==> flow/design.v (excerpt) <==
module SystolicCore(
	input clk,
	input rst,
	input start,
	input mode_conv_mm,
	input isac,
	input isrelu,
	input isbn,
	input [22:0] dfsm_config,
	input all_data_rdy,
	input pe_config_1_1,
	input pe_config_1_2,
	input pe_config_1_3,
	input pe_config_2_1,
	input pe_config_2_2,
	input pe_config_2_3,
	input [7:0] data_horz_1_1,
	input [7:0] data_horz_1_2,
	input [7:0] data_horz_1_3,
	input [7:0] data_horz_2_1,
	input [7:0] data_horz_2_2,
	input [7:0] data_horz_2_3,
	input [7:0] data_obli_1,
	input [7:0] data_obli_2,
	input [7:0] data_obli_3,
	input [7:0] data_obli_4,
	input [7:0] data_obli_5,
	input [7:0] data_obli_6,
	input [15:0] data_bn_1,
	input [15:0] data_bn_2,
	input data_bn_en,
	output data_preread,
	output [7:0] dout_1_1,
	output [7:0] dout_1_2,
	output [7:0] dout_1_3,
	output [7:0] dout_1_4,
	output [7:0] dout_2_1,
	output [7:0] dout_2_2,
	output [7:0] dout_2_3,
	output [7:0] dout_2_4,
	output dout_en_1_1,
	output dout_en_1_2,
	output dout_en_1_3,
	output dout_en_1_4,
	output dout_en_2_1,
	output dout_en_2_2,
	output dout_en_2_3,
	output dout_en_2_4
);
Settings: LEC_CHECK=0, CAP_MARGIN=20, CORE_MARGIN=2, CORE_UTILIZATION=45, GPL_ROUTABILITY_DRIVEN=0, PLACE_DENSITY=0.6, SLEW_MARGIN=20, TNS_END_PERCENT=30; clock period 12.0 ns.
run.sh (not shown) runs the stock make flow with config.mk's settings and CLKGATE_MAP_FILE=.
The baseline completed without violations.
==> next run, changes <==
- ABC_AREA: not set -> 1
- CORE_UTILIZATION: 45 -> 59
- GPL_ROUTABILITY_DRIVEN: 0 -> not set
- PLACE_DENSITY: 0.6 -> 0.37
- TNS_END_PERCENT: 30 -> not set
- clock period: 12.0 -> 5.74 ns (I/O delays scaled with it)
=>
- With this change the flow finished but fails on setup timing
- clock skew climbs by 0.0080 ns
- register-to-register slack is worse by 6.5 ns
- global-route usage climbs by 9.9 points
- via count climbs by 30%
- non-clock buffer count climbs by 1124
- worst hold slack barely changes
- count of clock-buffer cells in the layout climbs by 1
==> next run, changes <==
- CORE_UTILIZATION: 59 -> 72
- PLACE_DENSITY: 0.37 -> 0.78
- clock period: 5.74 -> 6.67 ns (I/O delays scaled with it)
=> The changed run finished with setup timing left. Final area came out lower by 3.7%. Synthesized area stays the same. Total power came out lower by 16%. Critical path depth climbs by 1. Wire length rises by 2.2%. Utilization rose by 13 points.
==> next run, changes <==
- ABC_AREA: 1 -> not set
- PLACE_DENSITY: 0.78 -> 0.64
- clock period: 6.67 -> 7.93 ns (I/O delays scaled with it)
After rerunning:
- The new run finished but fails on setup timing
- total power went down by 17%
- count of clock-buffer cells in the layout climbs by 13
- wire length goes down by 15%
- global-route usage came out lower by 2.5 points
- die area came out lower by 7.3%
- clock skew is about the same
- final area drops by 9.8%
- worst hold slack gains 0.0033 ns
- via count shrinks by 20%
- worst setup slack improved by 0.35 ns
- non-clock buffer count came out lower by 186
==> next run, changes <==
- CORE_UTILIZATION: 72 -> 45
- PLACE_DENSITY: 0.64 -> 0.6
- clock period: 7.93 -> 12.0 ns (I/O delays scaled with it)
What happened:
- Now the flow finished clean
- total power drops by a quarter to a third
- clock skew shrinks by 0.0096 ns
- final area drops by a few percent
- combinational power falls by well over a third
- final cell count rises by a few percent
- utilization fell by 33 points
- sequential share of layout area came out higher by 0.84 points
- register-to-register slack improved by 4.1 ns
- sequential power falls by a quarter to a third
- synthesized cell count is unchanged

SystolicCore again, from the RTL that the note above started with.
export LEC_CHECK = 0
export ABC_AREA = 0
export CAP_MARGIN = 20
export CELL_PAD_IN_SITES_GLOBAL_PLACEMENT = 0
export CORE_ASPECT_RATIO = 0.53
export CORE_MARGIN = 2
export CORE_UTILIZATION = 72
export CTS_CLUSTER_SIZE = 75
export PLACE_DENSITY_LB_ADDON = 0.24
export SETUP_SLACK_MARGIN = 1.94
export SLEW_MARGIN = 20
export TNS_END_PERCENT = 85
create_clock -name core_clock -period 6.84 [get_ports {clk}]
The baseline completed, yet does not pass: negative setup slack.
Then changed:
==> flow/config.mk (replaced) <==
export PLATFORM = sky130hd
export DESIGN_NAME = SystolicCore
export DESIGN_NICKNAME = SystolicCore
export VERILOG_FILES = /design/flow/design.v
export SDC_FILE = /design/flow/constraint.sdc
export NUM_CORES = 4
export LEC_CHECK = 0
export ABC_AREA = 1
export CAP_MARGIN = 20
export CELL_PAD_IN_SITES_GLOBAL_PLACEMENT = 0
export CORE_MARGIN = 2
export CORE_UTILIZATION = 72
export CTS_CLUSTER_SIZE = 93
export HOLD_SLACK_MARGIN = 0.29
export PLACE_DENSITY_LB_ADDON = 0.24
export SETUP_SLACK_MARGIN = -0.26
export SLEW_MARGIN = 20
export TNS_END_PERCENT = 85
==> flow/constraint.sdc (replaced) <==
create_clock -name core_clock -period 6.57 [get_ports {clk}]
set_input_delay 1.3140 -clock core_clock [delete_from_list [all_inputs] [get_ports {clk}]]
set_output_delay 1.3140 -clock core_clock [all_outputs]
set_load 0.01 [all_outputs]
Effect: The changed run reached the layout checks and failed them: negative setup slack; non-clock buffer count went up by 153; routed wire length went up by about a fifth; combinational power went up by a quarter to a third; synthesized area went up by a little under a tenth.

== run 1 ==
SystolicCore again, from the RTL that the note above started with.
Settings: LEC_CHECK=0, CAP_MARGIN=0, CORE_MARGIN=2, CORE_UTILIZATION=15, CTS_CLUSTER_DIAMETER=25, GPL_ROUTABILITY_DRIVEN=0, MIN_ROUTING_LAYER=met1, PLACE_DENSITY_LB_ADDON=0.23, SLEW_MARGIN=10, TNS_END_PERCENT=95; clock period 12.0 ns.
[inputs] run 2 vs run 1
- a change of CAP_MARGIN from 0 to 20
- a change of CORE_UTILIZATION from 15 to 58
- a deleted CTS_CLUSTER_DIAMETER that had been 25
- a deleted PLACE_DENSITY_LB_ADDON that had been 0.23
- a change of SLEW_MARGIN from 10 to 20
- an added SETUP_SLACK_MARGIN of 1.93
- a deleted GPL_ROUTABILITY_DRIVEN that had been 0
- a deleted TNS_END_PERCENT that had been 95
- a deleted MIN_ROUTING_LAYER that had been met1
- a change of the clock period (ns, I/O delays scaled along) from 12.0 to 8.44
Findings:
[compare] base=run 1 new=run 2: clock tree buffer depth went down by 1; period utilization went up by 16 points; critical path depth went up by 6; area of the die went down by 74%.
The global routing usage on met2 of run 2 exceeds that of run 1 by 34 points.
Row post-placement setup slack: run 2 lower / run 1 higher
Across run 1 and run 2, a clean result was obtained everywhere but in run 2.
Run 2 vs. run 1: final-layout clock-cell area share lower, sequential share of layout area +2.9 points.
Between run 1 and run 2, the total wirelength of the detailed-routed design is higher for run 1.
Run 2 vs run 1 — clock buffer count from CTS dropped 64%.
Count of clock-net buffers in the final layout: run 2 vs run 1 down 362
> inputs changed (run 2 -> run 3)
- putting ABC_AREA at 1 where nothing was set
- putting PLACE_DENSITY at 0.37 where nothing was set
- clearing SETUP_SLACK_MARGIN, which used to be 1.93
- swapping 58 for 64 in CORE_UTILIZATION
- swapping 8.44 for 9.48 in the clock period (ns, I/O delays scaled along)
Results
- [run 3] buffer count excluding the clock tree in the final layout rose 3.7% relative to run 2
- Summary of run 3 over run 2: setup slack increased by 1230 ps relative to the old numbers; design area increased by 6.6% relative to the old numbers.
- No stage failed in run 3, and the final checks on the layout all came back clean.
Edits applied to the flow inputs when going from run 3 to run 4:
- swapping 0.37 for 0.64 in PLACE_DENSITY
- putting CTS_CLUSTER_SIZE at 77 where nothing was set
- swapping 64 for 72 in CORE_UTILIZATION
- swapping 9.48 for 6.66 in the clock period (ns, I/O delays scaled along)
==> results <==
Run 4 -> stages 100% | layout checks FAIL | setup timing
No stage failed in run 3, and the final checks on the layout all came back clean.
Re max-cap check violation count: no difference whatsoever between run 3 and run 4.
Run 3 -> run 4: height of the die decreased by a few percent
Run 4 against run 3: switching share of power now sits higher, fraction of the cycle the final worst path needs went up 31 points.

Starting RTL as in the previous note.
clock: 2.23 ns
lec_check: 0
abc_area: 1
cap_margin: 20
cell_pad_in_sites_global_placement: 0
core_margin: 2
core_utilization: 71
cts_cluster_diameter: 103
cts_cluster_size: 77
gpl_routability_driven: 0
place_density_lb_addon: 0.01
setup_slack_margin: 0.07
slew_margin: 20
tns_end_percent: 85
The first run ended with an error in 5_1_grt, error ODB-0269.
Then changed:
Settings changed: CORE_UTILIZATION 71 to 60, CTS_CLUSTER_DIAMETER 103 to unset, CTS_CLUSTER_SIZE 77 to 18, GPL_ROUTABILITY_DRIVEN 0 to unset, PLACE_DENSITY_LB_ADDON 0.01 to unset, SETUP_SLACK_MARGIN 0.07 to unset.
Clock period 2.23 ns to 3.72 ns, I/O delays scaled along.
Effect:
- With this change the flow finished with negative setup slack left
- synthesized area is unchanged
- die size increases by 18%
- synthesized cell count is unchanged
Then changed:
Settings changed: ABC_AREA 1 to unset, CELL_PAD_IN_SITES_GLOBAL_PLACEMENT 0 to unset, CORE_UTILIZATION 60 to 33, CTS_CLUSTER_SIZE 18 to unset, PLACE_DENSITY set to 0.6, TNS_END_PERCENT 85 to unset.
Clock period 3.72 ns to 11.8 ns, I/O delays scaled along.
Outcome:
- The changed run ran to the end with no violations
- total power goes down by about 70%
- worst setup slack improved by 3.8 ns
- first-iteration DRC count goes down by about 25%
- non-clock buffer count goes down by 1036
Then changed:
Settings changed: CORE_UTILIZATION 33 to 65, PLACE_DENSITY 0.6 to unset.
Clock period 11.8 ns to 6.14 ns, I/O delays scaled along.
Effect:
- This time the run produced a layout that fails on negative setup slack
- count of clock-buffer cells in the layout fell by 9
- via count rose by 5.7%
- flip-flop count does not change
- first-iteration DRC count rose by 5.1%
- hold slack is better by 0.024 ns
- synthesized area does not change
- final cell count fell by 10%
- wire length barely changes
- final area rose by 2.6%
- sequential share of layout area fell by 0.67 points

Starting RTL as in the previous note.
clock: 6.57 ns
lec_check: 0
cap_margin: 20
core_margin: 2
core_utilization: 72
cts_cluster_diameter: 195
cts_cluster_size: 10
hold_slack_margin: 0.29
place_density: 0.6
setup_slack_margin: 1.09
slew_margin: 20
The first run completed and failed the layout checks on negative setup slack.
Edit:
Settings changed: CORE_UTILIZATION 72 to 70, CTS_CLUSTER_DIAMETER 195 to unset, CTS_CLUSTER_SIZE 10 to unset, HOLD_SLACK_MARGIN 0.29 to unset, SETUP_SLACK_MARGIN 1.09 to unset.
Clock period 6.57 ns to 9.83 ns, I/O delays scaled along.
The new run reached the layout checks and failed them: negative setup slack.
Sequential share of layout area climbs by 0.28 points.
Clock skew goes down by 0.017 ns.
Design area went down slightly.
Worst hold slack improved by 0.0048 ns.
Flip-flop count does not change.
Die size climbs by a few percent.
Edit:
Settings changed: CORE_UTILIZATION 70 to 66, PLACE_DENSITY 0.6 to 0.37.
Clock period 9.83 ns to 11.8 ns, I/O delays scaled along.
What happened:
- The new run finished clean
- final area fell by 2.9%
- critical path depth fell by 1
- global-route usage fell by 2.9 points
- sequential power fell by 17%
- flip-flop count stays the same
Edit:
Settings changed: ABC_AREA set to 1, CORE_UTILIZATION 66 to 64, CTS_CLUSTER_SIZE set to 97, TNS_END_PERCENT set to 10.
Clock period 11.8 ns to 5.59 ns, I/O delays scaled along.
Outcome:
- With this change the flow finished with negative setup slack left
- critical path depth is higher by 20
- non-clock buffer count climbs by 917
- final area grows by 18%
- worst hold slack barely changes
- power is higher by 120%
- final cell count came out higher by 37%
Edit:
Settings changed: CORE_UTILIZATION 64 to 70, CTS_CLUSTER_SIZE 97 to unset, PLACE_DENSITY 0.37 to 0.67, TNS_END_PERCENT 10 to unset.
Clock period 5.59 ns to 6.57 ns, I/O delays scaled along.
=> The new run completed and failed the layout checks on negative setup slack. Combinational power fell by about 23%. Via count is higher by 0.52%. Clock-buffer cell count goes down by 8. Area after synthesis is unchanged. Flip-flop count is unchanged.
Edit:
Settings changed: ABC_AREA 1 to unset, CORE_UTILIZATION 70 to 72, CTS_CLUSTER_DIAMETER set to 102, CTS_CLUSTER_SIZE set to 10, HOLD_SLACK_MARGIN set to 0.3, PLACE_DENSITY 0.67 to 0.35, SETUP_SLACK_MARGIN set to 1.09.
The changed run finished but failed the layout checks on negative setup slack.
Sequential share of layout area grows by 2.6 points.
Maximum frequency shrinks by a few percent.
Setup slack is worse by 0.55 ns.
Die size shrinks by roughly a tenth.
Sequential power barely changes.
Total power shrinks by a little under a tenth.

lane 1:
SystolicCore again, from the RTL that the note above started with.
Settings: LEC_CHECK=0, ABC_AREA=1, CAP_MARGIN=20, CORE_ASPECT_RATIO=0.5, CORE_MARGIN=2, CORE_UTILIZATION=72, PLACE_DENSITY=0.67, SETUP_SLACK_MARGIN=1.86, SLEW_MARGIN=20; clock period 6.57 ns.
Ran to the end and failed final checks on negative setup slack: lane 1.
Input changes introduced in lane 2 (baseline for comparison: lane 1):
# lane 1
export LEC_CHECK = 0
export ABC_AREA = 1
export CAP_MARGIN = 20
export CORE_ASPECT_RATIO = 0.5
export CORE_MARGIN = 2
export CORE_UTILIZATION = 72
export PLACE_DENSITY = 0.67
export SETUP_SLACK_MARGIN = 1.86
export SLEW_MARGIN = 20
create_clock -name core_clock -period 6.57 [get_ports {clk}]
# lane 2
export LEC_CHECK = 0
export CAP_MARGIN = 20
export CORE_MARGIN = 2
export CORE_UTILIZATION = 72
export CTS_CLUSTER_DIAMETER = 346
export CTS_CLUSTER_SIZE = 10
export PLACE_DENSITY = 0.6
export SETUP_SLACK_MARGIN = 1.09
export SLEW_MARGIN = 20
create_clock -name core_clock -period 6.57 [get_ports {clk}]
[summary]
Lane 2 had finished all stages when the layout checks came back failing, citing negative setup slack. When the final numbers for lane 2 and lane 1 were put side by side, the final area turned out to be greater in lane 1. The critical-path cell with the highest stage delay comes out sky130_fd_sc_hd__or4_4 in one run and sky130_fd_sc_hd__fa_1 in the other, namely in lane 2 and lane 1 respectively. Lane 1 vs lane 2, last element of the critical path: dout_2_1[1] vs dout_2_3[0]. Changes observed in lane 2 relative to lane 1: setup slack now smaller, number of inverters outside the clock class in the layout decreased by 2,197 relative to the old numbers, setup skew after layout decreased 18 ps. Clock group power (lane 2 over lane 1): decrease, 4.2%.
What lane 3 does differently from lane 2 at the input level:
# lane 2
export LEC_CHECK = 0
export CAP_MARGIN = 20
export CORE_MARGIN = 2
export CORE_UTILIZATION = 72
export CTS_CLUSTER_DIAMETER = 346
export CTS_CLUSTER_SIZE = 10
export PLACE_DENSITY = 0.6
export SETUP_SLACK_MARGIN = 1.09
export SLEW_MARGIN = 20
create_clock -name core_clock -period 6.57 [get_ports {clk}]
# lane 3
export LEC_CHECK = 0
export ABC_AREA = 1
export CAP_MARGIN = 20
export CORE_MARGIN = 2
export CORE_UTILIZATION = 72
export CTS_CLUSTER_SIZE = 72
export PLACE_DENSITY = 0.67
export SETUP_SLACK_MARGIN = -0.22
export SLEW_MARGIN = 20
create_clock -name core_clock -period 6.57 [get_ports {clk}]
--- outcome ---
- Although it ran to completion, lane 3 produced a layout that fails the final checks because of negative setup slack.
- Lane 2 → lane 3: wire length on met3 saw an increase, post-synthesis cell count saw an increase, clock tree buffer count of the final layout +38.
- Looking at area of the core region, lane 3 sits above lane 2.
--- input diff lane 3..lane 4 ---
# lane 3
export LEC_CHECK = 0
export ABC_AREA = 1
export CAP_MARGIN = 20
export CORE_MARGIN = 2
export CORE_UTILIZATION = 72
export CTS_CLUSTER_SIZE = 72
export PLACE_DENSITY = 0.67
export SETUP_SLACK_MARGIN = -0.22
export SLEW_MARGIN = 20
create_clock -name core_clock -period 6.57 [get_ports {clk}]
# lane 4
export LEC_CHECK = 0
export CAP_MARGIN = 20
export CORE_MARGIN = 2
export CORE_UTILIZATION = 72
export CTS_CLUSTER_DIAMETER = 138
export CTS_CLUSTER_SIZE = 10
export PLACE_DENSITY = 0.36
export SETUP_SLACK_MARGIN = 1.09
export SLEW_MARGIN = 20
create_clock -name core_clock -period 6.57 [get_ports {clk}]
### Flow results
Lane 4: flow complete, layout not clean; failing: negative setup slack. Fraction of area in multi-input gates: lane 4 vs lane 3 up 5.0 points. | fraction of met3 tracks used by global routing | lane 4 vs lane 3 | 2.7 points lower |. When lane 4 is measured against lane 3, its detailed-route via count turns out about 22% lower. Sequential cell count: lane 3 vs lane 4 identical. The normalized max-slew margin in lane 4 sits 5.8 points above the value recorded for lane 3. Lane 4 does better than lane 3 on die footprint. Sort lane 4 and lane 3 by worst IR drop on VDD, ascending, and lane 4 comes first. Synthesis-to-layout area growth in lane 4 vs lane 3: down 5.0 points. Changes observed in lane 4 relative to lane 3: area of all sequential standard cells saw little to no change, fraction of the core area occupied by cells at floorplan ~0 delta.
What lane 5 does differently from lane 4 at the input level:
# lane 4
export LEC_CHECK = 0
export CAP_MARGIN = 20
export CORE_MARGIN = 2
export CORE_UTILIZATION = 72
export CTS_CLUSTER_DIAMETER = 138
export CTS_CLUSTER_SIZE = 10
export PLACE_DENSITY = 0.36
export SETUP_SLACK_MARGIN = 1.09
export SLEW_MARGIN = 20
create_clock -name core_clock -period 6.57 [get_ports {clk}]
# lane 5
export LEC_CHECK = 0
export ABC_AREA = 0
export CAP_MARGIN = 20
export CORE_MARGIN = 2
export CORE_UTILIZATION = 72
export PLACE_DENSITY = 0.78
export SETUP_SLACK_MARGIN = 1.94
export SLEW_MARGIN = 20
create_clock -name core_clock -period 6.67 [get_ports {clk}]
From the logs: lane 5 reached the end of the flow and failed the layout checks with negative setup slack.
From the logs: lane 4 reached the end of the flow and failed the layout checks with negative setup slack.
Against lane 4, lane 5 comes in 40 higher on count of clock-buffer cells in the layout.
dout_1_2[1] as the capture point of the worst path was reported by lane 5, and dout_2_3[0] by lane 4.
Going from lane 4 to lane 5, final routed wire length divided by cell count grew slightly.
The post-CTS clock slew at the launch and capture registers of the worst setup and hold paths of lane 5 and that of lane 4 are within noise of each other.
Between lane 5 and lane 4, the static power due to leakage is higher for lane 5.
Comparing power for lane 5 and lane 4, the smaller number came from lane 4.
Changes observed in lane 5 relative to lane 4: clock share of power moved up, final core utilization moved up.
No activity file was given, so power comes from the tool's default toggle rates.
